Setup of v34:
==> flow/design.v (excerpt) <==
module my_chip (
    input logic [11:0] io_in,  
    output logic [11:0] io_out,  
    input logic clock,
    input logic reset  
);
For scale: roughly 3700 cells after synthesis, roughly 26 I/O pins, about 0.027 sq mm of cells after synthesis.
Settings: LEC_CHECK=0, ABC_AREA=1, CAP_MARGIN=0, CORE_ASPECT_RATIO=0.5, CORE_MARGIN=2, CORE_UTILIZATION=72, CTS_CLUSTER_DIAMETER=203, CTS_CLUSTER_SIZE=14, PLACE_DENSITY_LB_ADDON=0.12, SETUP_SLACK_MARGIN=1.12, SLEW_MARGIN=20; clock period 3.81 ns.
run.sh (not shown) runs the stock make flow with config.mk's settings and CLKGATE_MAP_FILE=.
v34 ran in full, but the layout does not pass; the checks complain about max-capacitance violations, max-slew violations, negative setup slack.
diff inputs: v34 => v39
Settings: SETUP_SLACK_MARGIN: 1.12 -> 1.13; CTS_CLUSTER_SIZE: 14 -> 10; CORE_ASPECT_RATIO: 0.5 -> 1.41; CTS_CLUSTER_DIAMETER: 203 -> 374; HOLD_SLACK_MARGIN: unset -> 0.3; TNS_END_PERCENT: unset -> 5.
Findings:
v39 finished all stages; the layout is clean.
Measured against v34, the power drawn by the combinational cells of v39 comes out at 0.925 times the reference value.
As of v39, first-pass GRT wire length had fallen slightly compared to v34.
Floorplan core density was higher in v34 than in v39.
For v36, these inputs were changed with respect to v39:
Settings: a deleted HOLD_SLACK_MARGIN that had been 0.3; a change of CTS_CLUSTER_SIZE from 10 to 99; a deleted CTS_CLUSTER_DIAMETER that had been 374; a deleted CORE_ASPECT_RATIO that had been 1.41; a change of SETUP_SLACK_MARGIN from 1.13 to 1.12; a change of PLACE_DENSITY_LB_ADDON from 0.12 to 0.06.
Findings:
- Slack of the critical path (higher): v39
- v39 has higher post-CTS setup repair buffer count than v36.
- Comparing clock buffer instance count of the final layout for v39 and v36, the bigger number came from v36.
- The start point of the critical path comes out matrix_calculator.mul_logic.fsm.cur_state[2]$_DFF_P_ in one run and matrix_calculator.mul_logic.fsm.cur_state[1]$_DFF_P_ in the other, namely in v36 and v39 respectively.
- The run showing the smaller register-to-register slack is v36.
- The top routing layer in use comes out met4 in one run and met5 in the other, namely in v36 and v39 respectively.
- Switching power, v39 and v36, lower one = v39.
Input changes introduced in v1 (baseline for comparison: v36):
Settings: ABC_AREA removed (was 1); SETUP_SLACK_MARGIN removed (was 1.12); TNS_END_PERCENT removed (was 5); PLACE_DENSITY_LB_ADDON removed (was 0.06); CAP_MARGIN changed from 0 to 20; CTS_CLUSTER_SIZE removed (was 99); the clock period (ns, I/O delays scaled along) changed from 3.81 to 5.91.
v36 → v1: synthesis-to-layout area growth -4.8 points; non-clock buffer count -65; sequential area share after synthesis +2.0 points. v1 reached the end of the flow, and the finished layout is clean on the timing, DRC and antenna checks. Every stage of the flow completed for v36, and the final layout passed the timing, DRC and antenna checks.
Here is what was changed in the inputs of v23 compared with v1.
Settings: putting PLACE_DENSITY at 0.67 where nothing was set; swapping 72 for 71 in CORE_UTILIZATION; putting CTS_CLUSTER_SIZE at 58 where nothing was set; swapping 5.91 for 8.33 in the clock period (ns, I/O delays scaled along).
Findings:
v23 ends up with a total CTS buffers that is about 2% higher than in v1.
Compared with v1, largest net degree at the start of global routing in v23 increased by more than 10%.
On post-layout period usage of the worst path: v23 sits below v1.
The standard cells in v23 occupy less silicon area than those in v1 do.
As far as chip area from the yosys synthesis statistics goes, v23 and v1 are indistinguishable; the numbers are identical.

---

## run a
my_chip again, from the RTL that the note above started with.
export LEC_CHECK = 0
export ABC_AREA = 1
export CAP_MARGIN = 20
export CORE_MARGIN = 2
export CORE_UTILIZATION = 72
export CTS_CLUSTER_SIZE = 100
export GPL_ROUTABILITY_DRIVEN = 0
export GPL_TIMING_DRIVEN = 1
export HOLD_SLACK_MARGIN = -0.09
export MAX_ROUTING_LAYER = met5
export PLACE_DENSITY_LB_ADDON = 0.19
export SETUP_SLACK_MARGIN = 0.76
export SLEW_MARGIN = 20
export TNS_END_PERCENT = 35
create_clock -name core_clock -period 3.89 [get_ports {clock}]
Relative to run a, the following input files were edited for run b:
Settings: swapping 100 for 21 in CTS_CLUSTER_SIZE; clearing PLACE_DENSITY_LB_ADDON, which used to be 0.19; clearing ABC_AREA, which used to be 1; clearing SETUP_SLACK_MARGIN, which used to be 0.76; swapping -0.09 for 0.29 in HOLD_SLACK_MARGIN; swapping 3.89 for 9.26 in the clock period (ns, I/O delays scaled along).
### Flow results
Taking run a as the reference, in run b yosys stat chip area moved down; clock network fraction of design power moved up.
Run comparison: run a kind of critical path flip-flop to flip-flop; run b kind of critical path flip-flop to primary output
Summary of run b over run a: fraction of met2 tracks used by global routing decreased by 4.2 points relative to the old numbers; design area decreased by about 9% relative to the old numbers; layout overhead on the synthesized area decreased by 5.2 points relative to the old numbers.

---

my_chip again, from the RTL that the note above started with.
Design my_chip, start of the top module:
module my_chip (
    input logic [11:0] io_in,  
    output logic [11:0] io_out,  
    input logic clock,
    input logic reset  
);
export LEC_CHECK = 0
export CAP_MARGIN = 20
export CORE_MARGIN = 2
export CORE_UTILIZATION = 68
export CTS_CLUSTER_SIZE = 30
export GPL_ROUTABILITY_DRIVEN = 0
export GPL_TIMING_DRIVEN = 1
export HOLD_SLACK_MARGIN = 0.28
export MAX_ROUTING_LAYER = met5
export PLACE_DENSITY_LB_ADDON = 0.19
export SETUP_SLACK_MARGIN = 0.76
export SLEW_MARGIN = 20
export TNS_END_PERCENT = 35
create_clock -name core_clock -period 5.99 [get_ports {clock}]
Then changed:
Settings changed: CORE_MARGIN 2 to 7, CORE_UTILIZATION 68 to 24, HOLD_SLACK_MARGIN 0.28 to 0.26, SETUP_SLACK_MARGIN 0.76 to unset, TNS_END_PERCENT 35 to 60.
Clock period 5.99 ns to 9.65 ns, I/O delays scaled along.
=> The changed run went through all stages and came out clean; via count is lower by 5.1%; clock skew stays flat; critical path depth does not change; die area is higher to 3.0 times its value; sequential share of layout area is lower by 1.9 points; setup slack improved by 2.2 ns.
Then changed:
Settings changed: ABC_AREA set to 1, CORE_MARGIN 7 to 2, CORE_UTILIZATION 24 to 72, HOLD_SLACK_MARGIN 0.26 to 0.28, SETUP_SLACK_MARGIN set to 0.76, TNS_END_PERCENT 60 to 35.
Clock period 9.65 ns to 4.19 ns, I/O delays scaled along.
Outcome:
- The new run finished with timing, DRC and antenna clean
- area after synthesis goes up by 5.3%
- setup slack gets worse by 2.7 ns
- power goes up by 130%
- global-route usage goes up by 26 points
- clock skew goes up by 0.011 ns
- wire length goes up by about 0.44%
- final area goes up by 3.7%
Then changed:
Settings changed: CTS_CLUSTER_DIAMETER set to 209, CTS_CLUSTER_SIZE 30 to 14.
Clock period 4.19 ns to 3.81 ns, I/O delays scaled along.
Effect: The new run produced a layout that fails on setup timing. Cell count came out lower slightly. Wire length came out higher slightly. Power came out lower by a few percent. Sequential power came out higher by roughly a tenth.

---

== job 5073 ==
my_chip again, from the RTL that the note above started with.
export LEC_CHECK = 0
export ABC_AREA = 1
export CAP_MARGIN = 20
export CORE_MARGIN = 2
export CORE_UTILIZATION = 72
export CTS_CLUSTER_DIAMETER = 84
export CTS_CLUSTER_SIZE = 10
export PLACE_DENSITY = 0.42
export SETUP_SLACK_MARGIN = 1.36
export SLEW_MARGIN = 20
create_clock -name core_clock -period 4.57 [get_ports {clock}]
## Diff of input files: job 7126 against job 5073
Settings: CTS_CLUSTER_SIZE no longer set, was 10; ABC_AREA no longer set, was 1; CTS_CLUSTER_DIAMETER no longer set, was 84; SETUP_SLACK_MARGIN no longer set, was 1.36; the clock period (ns, I/O delays scaled along) now 6.15, was 4.57.
## What came out
The lower multi-input gate count came out of job 7126. Going from job 5073 to job 7126, hold slack saw little to no change, wire length reported by the detailed router fell by 19%, worst setup slack lost 0.43 ns, non-clock inverter total of the final layout decreased by about 80% relative to the old numbers, global-route usage shows a reduction of 5.9 points. Across both runs, met1 global-route usage was lower for job 7126 than for job 5073. Diff job 5073 -> job 7126 | final cell count | decrease of about 16%. Job 7126 vs job 5073, total chip power went down by 22%. Largest stage delay on the critical path in job 7126 is 0.39 ns above job 5073. Sort job 7126 and job 5073 by well tap count asc -> top: job 7126.
Relative to job 7126, the following input files were edited for job 2531:
Settings: clearing PLACE_DENSITY, which used to be 0.42; swapping 72 for 40 in CORE_UTILIZATION; swapping 6.15 for 6.86 in the clock period (ns, I/O delays scaled along).
Notes after the runs:
- Looking at combinational power, job 2531 sits about 6% below job 7126.
- Compared with job 7126, job 2531 shows a lower total power.
- Diff job 2531..job 7126 | synthesized cell count | unchanged
- NOTE via count job 7126->job 2531 decreased by a few percent
- The amount of wire on met2 after detailed routing in job 2531 sits 1.6% below the value recorded for job 7126.
- Compare job 7126 and job 2531 | first-iteration DRC count higher: job 7126
- Compared job 2531 against job 7126; hold slack within noise.
- Worst path setup slack after routing: job 2531 better than job 7126
The following lists how job 2863 was set up differently from job 2531:
Settings: CORE_UTILIZATION changed from 40 to 72; PLACE_DENSITY newly set to 0.67; CTS_CLUSTER_DIAMETER newly set to 51; CTS_CLUSTER_SIZE newly set to 24; CAP_MARGIN changed from 20 to 40; the clock period (ns, I/O delays scaled along) changed from 6.86 to 9.03.
==> results <==
- The flow did not stop early for job 2863: all stages ran, and the layout cleared the timing, DRC and antenna checks.
- After synthesis and placement, the instance count of job 2863 is below that of job 2531.
- Side by side, final setup slack of the worst path turned out higher in job 2863 than in job 2531.
- Between job 2863 and job 2531, it is job 2863 whose total detailed-routing wirelength is lower, by about 0.5%.
- On global-route usage: between job 2531 and job 2863, it ends up higher for job 2863.
- Of job 2531 and job 2863, the run reporting the higher internal power was job 2531.
- Taking job 2531 as 1.0, job 2863 lands at 0.67 on count of clock-buffer cells in the layout.
- Diff job 2531 -> job 2863 | worst hold-check slack | increase of 0.0049 ns
- Compared to job 2531, job 2863 has via count of the first global-routing pass 830 higher.
- As far as number of enable flip-flop cells goes, job 2863 and job 2531 are indistinguishable; the numbers are identical.
- Placement-stage cell area went down slightly going from job 2531 to job 2863.
- When job 2863 is set beside job 2531, its post-route total power turns out to be 32% smaller.
Power is estimated from default activity; no workload was simulated.
